==> flow/design.v (excerpt) <==
module scr_search(clk,rst,start,R_fixed,angle1,adder,error,X,Y,done
    );
wire [13:0] R_LUT[255:0];
wire [13:0] tan_LUT[255:0];
wire [3:0] adder_LUT[255:0];
wire [13:0] sind_LUT[19:0];
assign sind_LUT[0]=14'b00000001001001;
assign sind_LUT[1]=14'b00000001010000;
assign sind_LUT[2]=14'b00000001011000;
assign sind_LUT[3]=14'b00000001011111;
assign sind_LUT[4]=14'b00000001100110;
assign sind_LUT[5]=14'b00000001101110;
assign sind_LUT[6]=14'b00000001110101;
assign sind_LUT[7]=14'b00000001111100;
assign sind_LUT[8]=14'b00000010000100;
assign sind_LUT[9]=14'b00000010001011;
assign sind_LUT[10]=14'b00000010010010;
assign sind_LUT[11]=14'b00000010011010;
assign sind_LUT[12]=14'b00000010100001;
assign sind_LUT[13]=14'b00000010101000;
assign sind_LUT[14]=14'b00000010110000;
assign sind_LUT[15]=14'b00000010110111;
assign sind_LUT[16]=14'b00000010111110;
assign sind_LUT[17]=14'b00000011000110;
assign sind_LUT[18]=14'b00000011001101;
assign sind_LUT[19]=14'b00000011010100;
assign R_LUT[0]=14'b000000000000000;
assign R_LUT[1]=14'b000000010000000;
assign R_LUT[2]=14'b000000100000000;
assign R_LUT[3]=14'b000000110000000;
assign R_LUT[4]=14'b000001000000000;
assign R_LUT[5]=14'b000001010000000;
assign R_LUT[6]=14'b000001100000000;
assign R_LUT[7]=14'b000001110000000;
assign R_LUT[8]=14'b000010000000000;
assign R_LUT[9]=14'b000010010000000;
assign R_LUT[10]=14'b00010100000000;
assign R_LUT[11]=14'b00010110000000;
  ...
Size in the first run: roughly 1800 cells after synthesis, about 12000 sq um of cells after synthesis.
Settings: LEC_CHECK=0, CAP_MARGIN=20, CORE_MARGIN=2, CORE_UTILIZATION=59, SETUP_SLACK_MARGIN=3.27, SLEW_MARGIN=20, TNS_END_PERCENT=5; clock period 13.7 ns.
run.sh (not shown) runs the stock make flow with config.mk's settings and CLKGATE_MAP_FILE=.
The starting point failed in global routing (5_1_grt) with GRT-0116.
==> next run, changes <==
--- a/flow/config.mk
+++ b/flow/config.mk
@@ -10,2 +10,2 @@
-export CORE_UTILIZATION = 59
-export SETUP_SLACK_MARGIN = 3.27
+export CORE_UTILIZATION = 55
+export SETUP_SLACK_MARGIN = -0.11
@@ -13 +12,0 @@
-export TNS_END_PERCENT = 5
==> flow/constraint.sdc (replaced) <==
create_clock -name core_clock -period 6.3 [get_ports {clk}]
set_input_delay 1.2600 -clock core_clock [delete_from_list [all_inputs] [get_ports {clk}]]
set_output_delay 1.2600 -clock core_clock [all_outputs]
set_load 0.01 [all_outputs]
The new run never finished: it broke off in global routing (5_1_grt); synthesized cell count does not change; die area rose by about 7%; area after synthesis stays the same.
==> next run, changes <==
--- a/flow/config.mk
+++ b/flow/config.mk
@@ -10,2 +10,2 @@
-export CORE_UTILIZATION = 55
-export SETUP_SLACK_MARGIN = -0.11
+export CORE_UTILIZATION = 25
+export PLACE_DENSITY = 0.45
==> flow/constraint.sdc (replaced) <==
create_clock -name core_clock -period 12.0 [get_ports {clk}]
set_input_delay 2.4000 -clock core_clock [delete_from_list [all_inputs] [get_ports {clk}]]
set_output_delay 2.4000 -clock core_clock [all_outputs]
set_load 0.01 [all_outputs]
Result: Now the flow passed the timing, design-rule and antenna checks. Synthesized area does not change. Synthesized cell count does not change. Die size climbs by 120%.
==> next run, changes <==
--- a/flow/config.mk
+++ b/flow/config.mk
@@ -7,0 +8 @@
+export ABC_AREA = 1
@@ -8,0 +10 @@
+export CELL_PAD_IN_SITES_GLOBAL_PLACEMENT = 2
@@ -10,2 +12,5 @@
-export CORE_UTILIZATION = 25
-export PLACE_DENSITY = 0.45
+export CORE_UTILIZATION = 16
+export CTS_CLUSTER_DIAMETER = 282
+export CTS_CLUSTER_SIZE = 98
+export PLACE_DENSITY_LB_ADDON = 0.3
+export SETUP_SLACK_MARGIN = 1.68
@@ -12,0 +18 @@
+export TNS_END_PERCENT = 10
Effect: First-iteration DRC count fell by 27%; synthesized cell count rose by 21%; power fell by 32%; final area fell by 3.1%; cell count rose by 31%; maximum frequency rose by 24%.

scr_search again, from the RTL that the note above started with.
// scr_search
module scr_search(clk,rst,start,R_fixed,angle1,adder,error,X,Y,done
    );
clock: 9.86 ns
lec_check: 0
cap_margin: 20
cell_pad_in_sites_detail_placement: 0
cell_pad_in_sites_global_placement: 0
core_aspect_ratio: 0.72
core_margin: 2
core_utilization: 72
cts_cluster_diameter: 43
cts_cluster_size: 37
gpl_routability_driven: 1
gpl_timing_driven: 0
max_routing_layer: met4
place_density_lb_addon: 0.04
setup_slack_margin: 1.11
slew_margin: 0
The baseline never finished: it broke off in 5_1_grt with GRT-0116.
Then changed:
==> flow/config.mk (replaced) <==
export PLATFORM = sky130hd
export DESIGN_NAME = scr_search
export DESIGN_NICKNAME = scr_search
export VERILOG_FILES = /design/flow/design.v
export SDC_FILE = /design/flow/constraint.sdc
export NUM_CORES = 4
export LEC_CHECK = 0
export CAP_MARGIN = 20
export CELL_PAD_IN_SITES_DETAIL_PLACEMENT = 0
export CELL_PAD_IN_SITES_GLOBAL_PLACEMENT = 2
export CORE_ASPECT_RATIO = 0.7
export CORE_MARGIN = 2
export CORE_UTILIZATION = 25
export GPL_ROUTABILITY_DRIVEN = 0
export GPL_TIMING_DRIVEN = 0
export MAX_ROUTING_LAYER = met4
export SETUP_SLACK_MARGIN = -0.81
export SLEW_MARGIN = 0
export TNS_END_PERCENT = 25
==> flow/constraint.sdc (replaced) <==
create_clock -name core_clock -period 14.1 [get_ports {clk}]
set_input_delay 2.8200 -clock core_clock [delete_from_list [all_inputs] [get_ports {clk}]]
set_output_delay 2.8200 -clock core_clock [all_outputs]
set_load 0.01 [all_outputs]
Now the flow finished clean.
Die size grows to 2.8 times its value.
Synthesized area is unchanged.
Synthesized cell count does not change.

scr_search again, from the RTL that the note above started with.
Design scr_search, start of the top module:
module scr_search(clk,rst,start,R_fixed,angle1,adder,error,X,Y,done
    );
wire [13:0] R_LUT[255:0];
wire [13:0] tan_LUT[255:0];
wire [3:0] adder_LUT[255:0];
wire [13:0] sind_LUT[19:0];
assign sind_LUT[0]=14'b00000001001001;
assign sind_LUT[1]=14'b00000001010000;
assign sind_LUT[2]=14'b00000001011000;
assign sind_LUT[3]=14'b00000001011111;
assign sind_LUT[4]=14'b00000001100110;
assign sind_LUT[5]=14'b00000001101110;
assign sind_LUT[6]=14'b00000001110101;
assign sind_LUT[7]=14'b00000001111100;
assign sind_LUT[8]=14'b00000010000100;
assign sind_LUT[9]=14'b00000010001011;
assign sind_LUT[10]=14'b00000010010010;
assign sind_LUT[11]=14'b00000010011010;
assign sind_LUT[12]=14'b00000010100001;
assign sind_LUT[13]=14'b00000010101000;
assign sind_LUT[14]=14'b00000010110000;
assign sind_LUT[15]=14'b00000010110111;
assign sind_LUT[16]=14'b00000010111110;
assign sind_LUT[17]=14'b00000011000110;
assign sind_LUT[18]=14'b00000011001101;
assign sind_LUT[19]=14'b00000011010100;
assign R_LUT[0]=14'b000000000000000;
assign R_LUT[1]=14'b000000010000000;
assign R_LUT[2]=14'b000000100000000;
assign R_LUT[3]=14'b000000110000000;
assign R_LUT[4]=14'b000001000000000;
assign R_LUT[5]=14'b000001010000000;
assign R_LUT[6]=14'b000001100000000;
assign R_LUT[7]=14'b000001110000000;
assign R_LUT[8]=14'b000010000000000;
assign R_LUT[9]=14'b000010010000000;
assign R_LUT[10]=14'b00010100000000;
assign R_LUT[11]=14'b00010110000000;
assign R_LUT[12]=14'b00011000000000;
assign R_LUT[13]=14'b00011010000000;
assign R_LUT[14]=14'b00011100000000;
assign R_LUT[15]=14'b00011110000000;
assign R_LUT[16]=14'b00000010000000;
assign R_LUT[17]=14'b00000010110101;
assign R_LUT[18]=14'b00000100011110;
assign R_LUT[19]=14'b00000110010100;
assign R_LUT[20]=14'b00001000001111;
assign R_LUT[21]=14'b00001010001100;
assign R_LUT[22]=14'b00001100001010;
assign R_LUT[23]=14'b00001110001001;
  ...
clock: 2.86 ns
lec_check: 0
abc_area: 1
cap_margin: 20
core_margin: 2
core_utilization: 72
cts_cluster_diameter: 400
cts_cluster_size: 97
place_density: 0.41
slew_margin: 20
The starting point stopped in 3_5_place_dp with DPL-0038.
==> next run, changes <==
Settings changed: ABC_AREA 1 to not set, CORE_UTILIZATION 72 to 58, CTS_CLUSTER_DIAMETER 400 to not set, CTS_CLUSTER_SIZE 97 to not set, PLACE_DENSITY 0.41 to not set.
Clock period 2.86 ns to 8.11 ns, I/O delays scaled along.
The new run aborted during 5_1_grt.
Die area climbs by a quarter to a third.
Area after synthesis climbs by a few percent.
Synthesized cell count drops by about a fifth.
==> next run, changes <==
Settings changed: ABC_AREA set to 1, CORE_UTILIZATION 58 to 72, PLACE_DENSITY set to 0.45.
Clock period 8.11 ns to 4.29 ns, I/O delays scaled along.
Outcome: Now the flow never finished: it broke off in 3_5_place_dp, error DPL-0038; die size decreases by about a fifth; area after synthesis falls by a few percent; synthesized cell count is higher by about a fifth.
==> next run, changes <==
Settings changed: ABC_AREA 1 to not set, CORE_UTILIZATION 72 to 44.
Clock period 4.29 ns to 6.41 ns, I/O delays scaled along.
- The new run died in 5_1_grt
- area after synthesis went up by 4.0%
- die area went up by 68%
- synthesized cell count went down by 17%
Power is estimated from default activity; no workload was simulated.
